## P
Design conv_mac_unit, start of the top module:
module conv_mac_unit (
	input wire aclk,
	input wire aresetn,
	input wire aclken,
	input wire[1:0] calfmt,
	input wire[8*16-1:0] mac_in_ftm,
	input wire[8*16-1:0] mac_in_wgt,
	input wire mac_in_ftm_masked,
	input wire[1:0] mac_in_info_along,
	input wire mac_in_valid,
	output wire[7:0] mac_out_exp,
	output wire[39:0] mac_out_frac,
	output wire[1:0] mac_out_info_along,
	output wire mac_out_valid
);
	localparam integer ATOMIC_C = 8;
	wire[ATOMIC_C*16-1:0] mul_op_a;
	wire[ATOMIC_C*16-1:0] mul_op_b;
	wire mul_ce;
	wire[ATOMIC_C*32-1:0] mul_res;
	conv_mac_cell #(
		.ATOMIC_C(ATOMIC_C),
		.EN_SMALL_FP16("true"),
		.INFO_ALONG_WIDTH(2),
		.SIM_DELAY(0)
	)mac_cell_u(
		.aclk(aclk),
		.aresetn(aresetn),
		.aclken(aclken),
		.calfmt(calfmt),
		.mac_in_ftm(mac_in_ftm),
		.mac_in_wgt(mac_in_wgt),
		.mac_in_ftm_masked(mac_in_ftm_masked),
		.mac_in_info_along(mac_in_info_along),
		.mac_in_valid(mac_in_valid),
		.mac_out_exp(mac_out_exp),
		.mac_out_frac(mac_out_frac),
		.mac_out_info_along(mac_out_info_along),
		.mac_out_valid(mac_out_valid),
		.mul_op_a(mul_op_a),
		.mul_op_b(mul_op_b),
		.mul_ce(mul_ce),
		.mul_res(mul_res)
	);
	genvar mul_i;
	generate
		for(mul_i = 0;mul_i < ATOMIC_C;mul_i = mul_i + 1)
		begin:mul_blk
			signed_mul #(
				.op_a_width(16),
				.op_b_width(16),
				.output_width(32),
  ...
==> flow/config.mk <==
export PLATFORM = sky130hd
export DESIGN_NAME = conv_mac_unit
export DESIGN_NICKNAME = conv_mac_unit
export VERILOG_FILES = /design/flow/design.v
export SDC_FILE = /design/flow/constraint.sdc
export NUM_CORES = 4
export LEC_CHECK = 0
export CAP_MARGIN = 15
export CORE_MARGIN = 2
export CORE_UTILIZATION = 72
export CTS_CLUSTER_SIZE = 47
export GPL_ROUTABILITY_DRIVEN = 1
export PLACE_DENSITY_LB_ADDON = 0.06
export SETUP_SLACK_MARGIN = 1.65
export SLEW_MARGIN = 20
==> flow/constraint.sdc <==
create_clock -name core_clock -period 5.54 [get_ports {aclk}]
set_input_delay 1.1080 -clock core_clock [delete_from_list [all_inputs] [get_ports {aclk}]]
set_output_delay 1.1080 -clock core_clock [all_outputs]
set_load 0.01 [all_outputs]
run.sh (not shown) runs the stock make flow with config.mk's settings and CLKGATE_MAP_FILE=.
Ran to the end and failed final checks on negative setup slack: P.
What Q does differently from P at the input level:
==> flow/config.mk <==
export PLATFORM = sky130hd
export DESIGN_NAME = conv_mac_unit
export DESIGN_NICKNAME = conv_mac_unit
export VERILOG_FILES = /design/flow/design.v
export SDC_FILE = /design/flow/constraint.sdc
export NUM_CORES = 4
export LEC_CHECK = 0
export CAP_MARGIN = 20
export CORE_MARGIN = 2
export CORE_UTILIZATION = 58
export SLEW_MARGIN = 20
==> flow/constraint.sdc <==
create_clock -name core_clock -period 7.55 [get_ports {aclk}]
set_input_delay 1.5100 -clock core_clock [delete_from_list [all_inputs] [get_ports {aclk}]]
set_output_delay 1.5100 -clock core_clock [all_outputs]
set_load 0.01 [all_outputs]
Findings:
Q vs. P: design area shrank by about 9%; non-clock buffer count shrank by about 80%.
Between Q and P, the slew of the pin with the lowest slew margin is lower for P.
From P to Q the numbers moved as follows: share of the clock period used by the worst path after layout down 24 points.
NOTE critical path depth P->Q decreased by a few percent
Q completed; timing, DRC and antenna clean
The flow for P finished, though final verification flagged negative setup slack.
Delay contributed by the slowest stage of the critical path in Q is 0.23 ns higher than in P
diff inputs: Q => R
diff --git a/flow/config.mk b/flow/config.mk
--- a/flow/config.mk
+++ b/flow/config.mk
@@ -9,3 +9,3 @@
 export CORE_MARGIN = 2
-export CORE_UTILIZATION = 58
+export CORE_UTILIZATION = 40
 export SLEW_MARGIN = 20
==> flow/constraint.sdc <==
create_clock -name core_clock -period 6.84 [get_ports {aclk}]
set_input_delay 1.3680 -clock core_clock [delete_from_list [all_inputs] [get_ports {aclk}]]
set_output_delay 1.3680 -clock core_clock [all_outputs]
set_load 0.01 [all_outputs]
Findings:
- Taking Q as the reference, in R critical path depth now sits lower; headroom to the max-slew limit moved up; post-layout instance area grew by about 3%; worst setup margin went down by 0.25 ns; die height saw an increase.
- R against Q; wire length after detailed routing is down slightly.
- Time the final worst path needs with I/O delays and setup on R is ahead of Q.
> inputs changed (R -> S)
diff --git a/flow/config.mk b/flow/config.mk
--- a/flow/config.mk
+++ b/flow/config.mk
@@ -9,3 +9,3 @@
 export CORE_MARGIN = 2
-export CORE_UTILIZATION = 40
+export CORE_UTILIZATION = 57
 export SLEW_MARGIN = 20
==> flow/constraint.sdc <==
create_clock -name core_clock -period 4.27 [get_ports {aclk}]
set_input_delay 0.8540 -clock core_clock [delete_from_list [all_inputs] [get_ports {aclk}]]
set_output_delay 0.8540 -clock core_clock [all_outputs]
set_load 0.01 [all_outputs]
Findings:
S finished every stage; the final checks, however, were not passed, the failures being negative setup slack.
For R, the type of the worst min-delay path was reg2reg, unlike S, where it was in2async.
S: area of placed instances 0.011 sq mm above R
The critical-path cell with the highest stage delay comes out sky130_fd_sc_hd__edfxtp_1 in one run and sky130_fd_sc_hd__fa_2 in the other, namely in R and S respectively.
S vs. R: height of the chip went down by about 16%.
In the tables for R and S, count of antenna diodes in the layout reads lower with R.

* * *

Starting RTL as in the previous note.
Settings: LEC_CHECK=0, ABC_AREA=1, CAP_MARGIN=15, CELL_PAD_IN_SITES_DETAIL_PLACEMENT=2, CORE_MARGIN=5, CORE_UTILIZATION=15, GPL_ROUTABILITY_DRIVEN=1, HOLD_SLACK_MARGIN=0.17, MAX_ROUTING_LAYER=met4, MIN_ROUTING_LAYER=met2, PLACE_DENSITY_LB_ADDON=0.2, SLEW_MARGIN=20, TNS_END_PERCENT=60; clock period 7.75 ns.
Then changed:
- ABC_AREA: 1 -> unset
- CAP_MARGIN: 15 -> 20
- CELL_PAD_IN_SITES_DETAIL_PLACEMENT: 2 -> unset
- CORE_MARGIN: 5 -> 2
- CORE_UTILIZATION: 15 -> 22
- GPL_ROUTABILITY_DRIVEN: 1 -> unset
- HOLD_SLACK_MARGIN: 0.17 -> unset
- MAX_ROUTING_LAYER: met4 -> unset
- MIN_ROUTING_LAYER: met2 -> unset
- PLACE_DENSITY_LB_ADDON: 0.2 -> unset
- TNS_END_PERCENT: 60 -> unset
- clock period: 7.75 -> 6.84 ns (I/O delays scaled with it)
Outcome:
- final area goes down by 5.8%
- routed wire length goes down by 35%
- synthesized cell count goes down by 18%
- die size goes down by 35%
- clock skew goes down by 0.025 ns
- global-route usage goes down by 7.0 points
- worst hold slack improves by 0.018 ns
Then changed:
- CORE_UTILIZATION: 22 -> 40
- clock period: 6.84 -> 7.0 ns (I/O delays scaled with it)
Result:
- design area fell by 3.4%
- register-to-register slack improved by 0.02 ns
- routed wire length goes down by 6.4%
- cell count went down by about 17%
- via count drops by about 0.7%
- synthesized cell count stays the same
Then changed:
- GPL_TIMING_DRIVEN: unset -> 0
- SETUP_SLACK_MARGIN: unset -> 0.05
- wire length rises by about 22%
- cell count rises by about 2.7%
- register-to-register slack got worse by 0.05 ns
- critical path depth falls by 4
- first-iteration DRC count rises by 19%
- sequential cell count does not change
- area after synthesis does not change
- global-route usage rises by 4.7 points

* * *

conv_mac_unit again, from the RTL that the note above started with.
clock: 5.12 ns
lec_check: 0
abc_area: 1
cap_margin: 20
cell_pad_in_sites_detail_placement: 0
core_aspect_ratio: 1.33
core_margin: 8
core_utilization: 40
cts_cluster_diameter: 159
cts_cluster_size: 11
max_routing_layer: met5
min_routing_layer: met2
place_density: 0.95
slew_margin: 5
The starting point failed in 5_1_grt on GRT-0232.
Next try:
ABC_AREA = unset   (was 1)
CELL_PAD_IN_SITES_DETAIL_PLACEMENT = unset   (was 0)
CORE_ASPECT_RATIO = unset   (was 1.33)
CORE_MARGIN = 2   (was 8)
CORE_UTILIZATION = 53   (was 40)
CTS_CLUSTER_DIAMETER = unset   (was 159)
CTS_CLUSTER_SIZE = unset   (was 11)
MAX_ROUTING_LAYER = unset   (was met5)
MIN_ROUTING_LAYER = unset   (was met2)
PLACE_DENSITY = unset   (was 0.95)
SLEW_MARGIN = 20   (was 5)
clock period = 6.58 ns   (was 5.12 ns; I/O delays follow)
Now the flow finished clean; area after synthesis decreases by 4.4%; die size shrinks by 30%; synthesized cell count decreases by 18%.
Next try:
ABC_AREA = 1   (was unset)
CORE_UTILIZATION = 61   (was 53)
clock period = 5.98 ns   (was 6.58 ns; I/O delays follow)
Worst setup slack is about the same.
Worst hold slack gets worse by 0.063 ns.
Clock-buffer cell count climbs by 7.
Synthesized cell count grows by about a fifth.
Routed wire length climbs by a few percent.
Next try:
ABC_AREA = unset   (was 1)
CORE_UTILIZATION = 10   (was 61)
clock period = 8.2 ns   (was 5.98 ns; I/O delays follow)
The changed run passed the timing, DRC and antenna checks.
Synthesized area decreases by 4.4%.
Utilization decreases by 55 points.
Sequential share of layout area decreases by 1.1 points.
Count of clock-buffer cells in the layout decreases by 40.
Setup slack gets better by 0.95 ns.
Wire length increases by 11%.
Die size increases to 5.8 times its value.
Final cell count increases by 55%.
Global-route usage decreases by 28 points.

* * *

run 1:
Starting RTL as in the previous note.
## conv_mac_unit
module conv_mac_unit (
	input wire aclk,
	input wire aresetn,
	input wire aclken,
	input wire[1:0] calfmt,
	input wire[8*16-1:0] mac_in_ftm,
	input wire[8*16-1:0] mac_in_wgt,
	input wire mac_in_ftm_masked,
	input wire[1:0] mac_in_info_along,
	input wire mac_in_valid,
	output wire[7:0] mac_out_exp,
	output wire[39:0] mac_out_frac,
	output wire[1:0] mac_out_info_along,
	output wire mac_out_valid
);
	localparam integer ATOMIC_C = 8;
	wire[ATOMIC_C*16-1:0] mul_op_a;
	wire[ATOMIC_C*16-1:0] mul_op_b;
	wire mul_ce;
	wire[ATOMIC_C*32-1:0] mul_res;
	conv_mac_cell #(
		.ATOMIC_C(ATOMIC_C),
		.EN_SMALL_FP16("true"),
		.INFO_ALONG_WIDTH(2),
		.SIM_DELAY(0)
	)mac_cell_u(
		.aclk(aclk),
		.aresetn(aresetn),
		.aclken(aclken),
		.calfmt(calfmt),
		.mac_in_ftm(mac_in_ftm),
		.mac_in_wgt(mac_in_wgt),
		.mac_in_ftm_masked(mac_in_ftm_masked),
		.mac_in_info_along(mac_in_info_along),
		.mac_in_valid(mac_in_valid),
		.mac_out_exp(mac_out_exp),
		.mac_out_frac(mac_out_frac),
		.mac_out_info_along(mac_out_info_along),
		.mac_out_valid(mac_out_valid),
		.mul_op_a(mul_op_a),
		.mul_op_b(mul_op_b),
		.mul_ce(mul_ce),
		.mul_res(mul_res)
	);
	genvar mul_i;
	generate
  ...
Settings: LEC_CHECK=0, CAP_MARGIN=20, CORE_MARGIN=2, CORE_UTILIZATION=66, CTS_CLUSTER_SIZE=72, SETUP_SLACK_MARGIN=1.09, SLEW_MARGIN=5; clock period 3.89 ns.
Run 1 -> stages 100% | layout checks FAIL | setup timing
## Diff of input files: run 2 against run 1
Settings: SLEW_MARGIN changed from 5 to 20; CTS_CLUSTER_SIZE removed (was 72); SETUP_SLACK_MARGIN removed (was 1.09); the clock period (ns, I/O delays scaled along) changed from 3.89 to 5.88.
Notes after the runs:
[flow] run 2 | stages: complete | final checks: fail | reason: setup timing. Run 2 vs. run 1: total routing usage reported by global routing moved down; placement-stage worst setup slack moved up; via count of the first global-routing pass moved down; tally of non-filler cells in the final layout moved down. Diff run 1..run 2 | overall chip area | unchanged. Compared to run 1, run 2 has post-route cell area about 3.7% lower. From run 1 to run 2 the numbers moved as follows: sequential share of layout area went up by 0.84 points; total of fill cells in the finished design has increased.
#### Input delta (run 3 over run 2)
Settings: CORE_UTILIZATION now 67, was 66; the clock period (ns, I/O delays scaled along) now 4.71, was 5.88.
--- outcome ---
Run 3 completed end to end; final checks failed (setup timing). Maximum fanout along the worst path ends up higher on run 2. Clock period minus worst slack sits higher in run 3 than in run 2. mac_cell_u.mul_op_b_arr_d1[7][5] as the launching instance or port of the critical path was reported by run 2, and mac_cell_u.mul_op_a_arr_d1[0][8] by run 3.
